==> flow/design.v (excerpt) <==
module x_corr #(parameter xi_bits = 12,
                parameter xq_bits = 12,
                parameter yi_bits = 12,
                parameter yq_bits = 12,
                parameter i_bits = 31,
                parameter q_bits = 31,
                parameter length = 102,
                parameter length_counter_bits = 7,
                parameter out_max_bits = 62
                )
   (input clk,
    input                              rst,
    output                             s_axis_tready,
    input [xi_bits - 1:0]              xi,
    input [xq_bits - 1:0]              xq,
    input [yi_bits - 1:0]              yi,
    input [yq_bits - 1:0]              yq,
    input                              m_axis_tvalid,
    input                              m_axis_tready,
    output [out_max_bits - 1:0]        out_max,
    output [length_counter_bits - 1:0] index,
    output                             s_axis_tvalid
    );
For scale: roughly 13000 cells after synthesis, about 690 flip-flops, roughly 120 I/O pins, ~0.12 mm² of cells after synthesis.
export LEC_CHECK = 0
export CAP_MARGIN = 20
export CELL_PAD_IN_SITES_DETAIL_PLACEMENT = 2
export CELL_PAD_IN_SITES_GLOBAL_PLACEMENT = 1
export CORE_ASPECT_RATIO = 0.55
export CORE_MARGIN = 2
export CORE_UTILIZATION = 40
export GPL_ROUTABILITY_DRIVEN = 1
export MAX_ROUTING_LAYER = met4
export MIN_ROUTING_LAYER = met2
export SLEW_MARGIN = 20
create_clock -name core_clock -period 7.8 [get_ports {clk}]
run.sh (not shown) runs the stock make flow with config.mk's settings and CLKGATE_MAP_FILE=.
The baseline ended with an error in global routing (5_1_grt).
Then changed:
==> flow/config.mk (replaced) <==
export PLATFORM = sky130hd
export DESIGN_NAME = x_corr
export DESIGN_NICKNAME = x_corr
export VERILOG_FILES = /design/flow/design.v
export SDC_FILE = /design/flow/constraint.sdc
export NUM_CORES = 4
export LEC_CHECK = 0
export CAP_MARGIN = 20
export CORE_MARGIN = 2
export CORE_UTILIZATION = 40
export SLEW_MARGIN = 20
==> flow/constraint.sdc (replaced) <==
create_clock -name core_clock -period 9.08 [get_ports {clk}]
set_input_delay 1.8160 -clock core_clock [delete_from_list [all_inputs] [get_ports {clk}]]
set_output_delay 1.8160 -clock core_clock [all_outputs]
set_load 0.01 [all_outputs]
=> This time the run went through all stages and came out clean. Die area stays flat. Synthesized cell count stays the same. Synthesized area is unchanged.
Then changed:
--- a/flow/config.mk
+++ b/flow/config.mk
@@ -6,6 +6,8 @@
 export NUM_CORES = 4
 export LEC_CHECK = 0
+export ABC_AREA = 1
 export CAP_MARGIN = 20
 export CORE_MARGIN = 2
-export CORE_UTILIZATION = 40
+export CORE_UTILIZATION = 72
+export CTS_CLUSTER_DIAMETER = 398
 export SLEW_MARGIN = 20
==> flow/constraint.sdc (replaced) <==
create_clock -name core_clock -period 2.43 [get_ports {clk}]
set_input_delay 0.4860 -clock core_clock [delete_from_list [all_inputs] [get_ports {clk}]]
set_output_delay 0.4860 -clock core_clock [all_outputs]
set_load 0.01 [all_outputs]
After rerunning: With this change the flow failed in global routing (5_1_grt) with GRT-0232. Synthesized area is higher by 9.1%. Synthesized cell count went up by 32%. Die area drops by 39%.
Then changed:
--- a/flow/config.mk
+++ b/flow/config.mk
@@ -6,8 +6,8 @@
 export NUM_CORES = 4
 export LEC_CHECK = 0
-export ABC_AREA = 1
 export CAP_MARGIN = 20
 export CORE_MARGIN = 2
 export CORE_UTILIZATION = 72
-export CTS_CLUSTER_DIAMETER = 398
+export PLACE_DENSITY_LB_ADDON = 0.2
+export SETUP_SLACK_MARGIN = 1.57
 export SLEW_MARGIN = 20
==> flow/constraint.sdc (replaced) <==
create_clock -name core_clock -period 8.11 [get_ports {clk}]
set_input_delay 1.6220 -clock core_clock [delete_from_list [all_inputs] [get_ports {clk}]]
set_output_delay 1.6220 -clock core_clock [all_outputs]
set_load 0.01 [all_outputs]
=> The new run completed without violations. Synthesized cell count shrinks by a quarter to a third. Die area decreases by a little under a tenth. Area after synthesis goes down by a little under a tenth.
Then changed:
--- a/flow/config.mk
+++ b/flow/config.mk
@@ -8,6 +8,4 @@
 export CAP_MARGIN = 20
 export CORE_MARGIN = 2
-export CORE_UTILIZATION = 72
-export PLACE_DENSITY_LB_ADDON = 0.2
-export SETUP_SLACK_MARGIN = 1.57
+export CORE_UTILIZATION = 58
 export SLEW_MARGIN = 20
==> flow/constraint.sdc (replaced) <==
create_clock -name core_clock -period 6.9 [get_ports {clk}]
set_input_delay 1.3800 -clock core_clock [delete_from_list [all_inputs] [get_ports {clk}]]
set_output_delay 1.3800 -clock core_clock [all_outputs]
set_load 0.01 [all_outputs]
After rerunning: With this change the flow reached the layout checks and failed them: negative setup slack; hold slack stays flat; total power is higher by 26%; final area is higher by 6.7%; register-to-register slack degrades by 1.2 ns; final cell count is higher by 9.6%; maximum frequency is higher by 0.56%.

* * *

## amber
Starting RTL as in the previous note.
export LEC_CHECK = 0
export ABC_AREA = 1
export CAP_MARGIN = 20
export CELL_PAD_IN_SITES_DETAIL_PLACEMENT = 0
export CORE_ASPECT_RATIO = 1.6
export CORE_MARGIN = 2
export CORE_UTILIZATION = 44
export CTS_CLUSTER_DIAMETER = 97
export GPL_ROUTABILITY_DRIVEN = 0
export PLACE_DENSITY_LB_ADDON = 0.24
export SLEW_MARGIN = 5
export TNS_END_PERCENT = 10
create_clock -name core_clock -period 9.79 [get_ports {clk}]
Edits applied to the flow inputs when going from amber to xenon:
==> flow/config.mk <==
export PLATFORM = sky130hd
export DESIGN_NAME = x_corr
export DESIGN_NICKNAME = x_corr
export VERILOG_FILES = /design/flow/design.v
export SDC_FILE = /design/flow/constraint.sdc
export NUM_CORES = 4
export LEC_CHECK = 0
export CAP_MARGIN = 20
export CORE_MARGIN = 2
export CORE_UTILIZATION = 40
export SLEW_MARGIN = 20
==> flow/constraint.sdc <==
create_clock -name core_clock -period 10.0 [get_ports {clk}]
set_input_delay 2.0000 -clock core_clock [delete_from_list [all_inputs] [get_ports {clk}]]
set_output_delay 2.0000 -clock core_clock [all_outputs]
set_load 0.01 [all_outputs]
## What came out
In xenon, the arrival time at the worst endpoint came out 490 ps above the value in amber.
Diff amber -> xenon: minimum clock period after layout rose by 440 ps; clock buffer and inverter area fraction after layout increased 0.25 points; multi-input gate count dropped about 20%.
Per the comparison of xenon with amber, count of clock-buffer cells in the layout rose about 20%, number of antenna violations at the first check in global routing rose 4, cell area after layout fell about 8%.
Changes in tundra relative to xenon:
-- flow/config.mk --
<<< xenon, line 7
export LEC_CHECK = 0
export CAP_MARGIN = 20
export CORE_MARGIN = 2
export CORE_UTILIZATION = 40
export SLEW_MARGIN = 20
>>> tundra, line 7
export LEC_CHECK = 0
export ABC_AREA = 1
export CAP_MARGIN = 20
export CORE_MARGIN = 2
export CORE_UTILIZATION = 72
export CTS_CLUSTER_DIAMETER = 398
export CTS_CLUSTER_SIZE = 99
export SLEW_MARGIN = 20
==> flow/constraint.sdc <==
create_clock -name core_clock -period 2.02 [get_ports {clk}]
set_input_delay 0.4040 -clock core_clock [delete_from_list [all_inputs] [get_ports {clk}]]
set_output_delay 0.4040 -clock core_clock [all_outputs]
set_load 0.01 [all_outputs]
Findings:
tundra: it failed during global routing (5_1_grt), and the tool reported GRT-0232. Both conditions hold for xenon: the flow ran to the end and the final layout passed the timing, design-rule and antenna checks. On tundra: die extent in y is 22% lower than what xenon gave. In the metrics for xenon and tundra, the one carrying the lower chip area line of the yosys report is xenon. Compared with xenon, in tundra count of different cell masters after synthesis decreased by 42 relative to the old numbers, number of instances resized during post-cts repair increased by 588 relative to the old numbers. xenon -> tundra: placeable core region decreased by more than a quarter. Taking xenon as the reference, in tundra synthesized flop and latch total did not really move; placed standard-cell area went up. Cell count after synthesis of tundra exceeds that of xenon by more than a quarter. In the reports for xenon and tundra, the smaller sequential fraction of the synthesis area belongs to tundra.
The inputs of yarrow differ from those of tundra as listed below.
==> flow/config.mk <==
export PLATFORM = sky130hd
export DESIGN_NAME = x_corr
export DESIGN_NICKNAME = x_corr
export VERILOG_FILES = /design/flow/design.v
export SDC_FILE = /design/flow/constraint.sdc
export NUM_CORES = 4
export LEC_CHECK = 0
export CAP_MARGIN = 20
export CORE_MARGIN = 2
export CORE_UTILIZATION = 43
export SLEW_MARGIN = 20
==> flow/constraint.sdc <==
create_clock -name core_clock -period 6.57 [get_ports {clk}]
set_input_delay 1.3140 -clock core_clock [delete_from_list [all_inputs] [get_ports {clk}]]
set_output_delay 1.3140 -clock core_clock [all_outputs]
set_load 0.01 [all_outputs]
STATUS run=yarrow STAGES=ALL_DONE FINAL_CHECKS=FAILED CAUSE=negative setup slack
On area fraction in and, or, nand and nor cells after synthesis: between tundra and yarrow, it ends up lower for yarrow.
Between tundra and yarrow, the flow reports summed standard-cell area reported by yosys decreasing by a little under 10%.
Changes observed in yarrow relative to tundra: height of the chip went up, synthesized area went down, number of instances resized during post-cts repair went down, synthesized cell count went down.
Sequential fraction of the synthesis area for yarrow: 0.99 points up relative to tundra

* * *

## garnet
x_corr again, from the RTL that the note above started with.
==> flow/design.v (excerpt) <==
module x_corr #(parameter xi_bits = 12,
                parameter xq_bits = 12,
                parameter yi_bits = 12,
                parameter yq_bits = 12,
                parameter i_bits = 31,
                parameter q_bits = 31,
                parameter length = 102,
                parameter length_counter_bits = 7,
                parameter out_max_bits = 62
                )
   (input clk,
    input                              rst,
    output                             s_axis_tready,
    input [xi_bits - 1:0]              xi,
    input [xq_bits - 1:0]              xq,
    input [yi_bits - 1:0]              yi,
    input [yq_bits - 1:0]              yq,
    input                              m_axis_tvalid,
    input                              m_axis_tready,
    output [out_max_bits - 1:0]        out_max,
    output [length_counter_bits - 1:0] index,
    output                             s_axis_tvalid
    );
clock: 9.79 ns
lec_check: 0
abc_area: 0
cap_margin: 20
cell_pad_in_sites_detail_placement: 0
cell_pad_in_sites_global_placement: 3
core_aspect_ratio: 1.6
core_margin: 2
core_utilization: 44
cts_cluster_diameter: 97
gpl_routability_driven: 0
place_density_lb_addon: 0.24
slew_margin: 5
tns_end_percent: 10
garnet | stages: all done | timing, DRC, antenna: all pass
Changes in fjord relative to garnet:
- TNS_END_PERCENT no longer set, was 10
- SLEW_MARGIN now 20, was 5
- PLACE_DENSITY now 0.35, previously not set
- CELL_PAD_IN_SITES_GLOBAL_PLACEMENT no longer set, was 3
- ABC_AREA no longer set, was 0
- SETUP_SLACK_MARGIN now 1.57, previously not set
- PLACE_DENSITY_LB_ADDON no longer set, was 0.24
- CORE_ASPECT_RATIO no longer set, was 1.6
- CELL_PAD_IN_SITES_DETAIL_PLACEMENT no longer set, was 0
- CORE_UTILIZATION now 72, was 44
- CTS_CLUSTER_DIAMETER now 58, was 97
- GPL_ROUTABILITY_DRIVEN no longer set, was 0
- the clock period (ns, I/O delays scaled along) now 8.11, was 9.79
Findings:
There was hardly any difference in power share of the sequential group between garnet and fjord. garnet → fjord: combinational power increased by about 20% relative to the old numbers; portion of total power attributed to combinational logic increased by 0.7 points relative to the old numbers; number of buffers inserted to repair setup after CTS increased by 160 relative to the old numbers; met1 capacity usage during global routing increased by 23 points relative to the old numbers; met2 usage increased by 14 points relative to the old numbers. What garnet reported for filler cell count has to be multiplied by 0.39 to get the figure for fjord. Count of cells along the worst register-to-register path (garnet / fjord): 0.926. garnet → fjord: setup slack shrank by 490 ps, worst path arrival time shrank by 1250 ps, register-to-register slack shrank by 490 ps.
The inputs of nickel differ from those of fjord as listed below.
- a change of SETUP_SLACK_MARGIN from 1.57 to 1.96
- a change of CTS_CLUSTER_DIAMETER from 58 to 207
- a deleted PLACE_DENSITY that had been 0.35
- an added PLACE_DENSITY_LB_ADDON of 0.06
- a change of the clock period (ns, I/O delays scaled along) from 8.11 to 6.9
==> results <==
- For nickel, the end of the critical path was arg_max_xc.i_square[59], unlike fjord, where it was arg_max_xc.q_square[60].
- Ran to the end and failed final checks on negative setup slack: nickel.
- The critical path's slowest cell comes out fa_2 in one run and fa_1 in the other, namely in nickel and fjord respectively.
- Changes observed in nickel relative to fjord: combinational cell power rose 43%, final total power rose 32%, area growth from synthesis to final layout rose 6.7 points.
- Worst-case setup slack after placement: higher on fjord
Setup changes, nickel to raven
- putting ABC_AREA at 1 where nothing was set
- swapping 207 for 398 in CTS_CLUSTER_DIAMETER
- clearing SETUP_SLACK_MARGIN, which used to be 1.96
- putting TNS_END_PERCENT at 10 where nothing was set
- putting CTS_CLUSTER_SIZE at 100 where nothing was set
- clearing PLACE_DENSITY_LB_ADDON, which used to be 0.06
- swapping 6.9 for 2.02 in the clock period (ns, I/O delays scaled along)
## What came out
raven got as far as global routing (5_1_grt), where a tool error ended the run.
Number of different library cells in the post-synthesis netlist in raven is about 40% below nickel.
Compared with nickel, raven shows a cell resize tally after clock tree synthesis that is about 25% higher.
What raven reported for netlist area before placement has to be multiplied by 0.917 to get the figure for nickel.
Relative to nickel, the area of the synthesized netlist per yosys stat measured on raven has increased by a little under 10%.
Per the comparison of raven with nickel, area of the core up 8.6%, horizontal die dimension up 4.4%, clock buffer count from CTS down 67, area of the die up 9.0%, fraction of the mapped netlist area in compound gates down 1.3 points.
raven vs. nickel: number of nets at floorplan went up 4,043; die outline height went up 18 um.
Input changes introduced in violet (baseline for comparison: raven):
- an added SETUP_SLACK_MARGIN of -0.38
- a deleted TNS_END_PERCENT that had been 10
- a deleted CTS_CLUSTER_SIZE that had been 100
- a deleted CTS_CLUSTER_DIAMETER that had been 398
- a deleted ABC_AREA that had been 1
- an added PLACE_DENSITY_LB_ADDON of 0.2
- a change of the clock period (ns, I/O delays scaled along) from 2.02 to 5.2
[summary]
raven | ERROR | global routing (5_1_grt)
violet got as far as global routing (5_1_grt), where a tool error ended the run.
Sort violet and raven by floorplan row count desc -> top: raven
Compared with raven, violet shows a chip area line of the yosys report that is about 8% lower.
Higher number of cells upsized or downsized after cts was reported by violet, not raven.
Delta(total nets after synthesis, violet - raven) < 0
violet vs raven — distinct cell type count after synthesis climbed by more than half
What raven reported for post-synthesis instance total has to be multiplied by 0.76 to get the figure for violet.
Area fraction in and, or, nand and nor cells was higher in the run labelled raven.
Power is estimated from default activity; no workload was simulated.
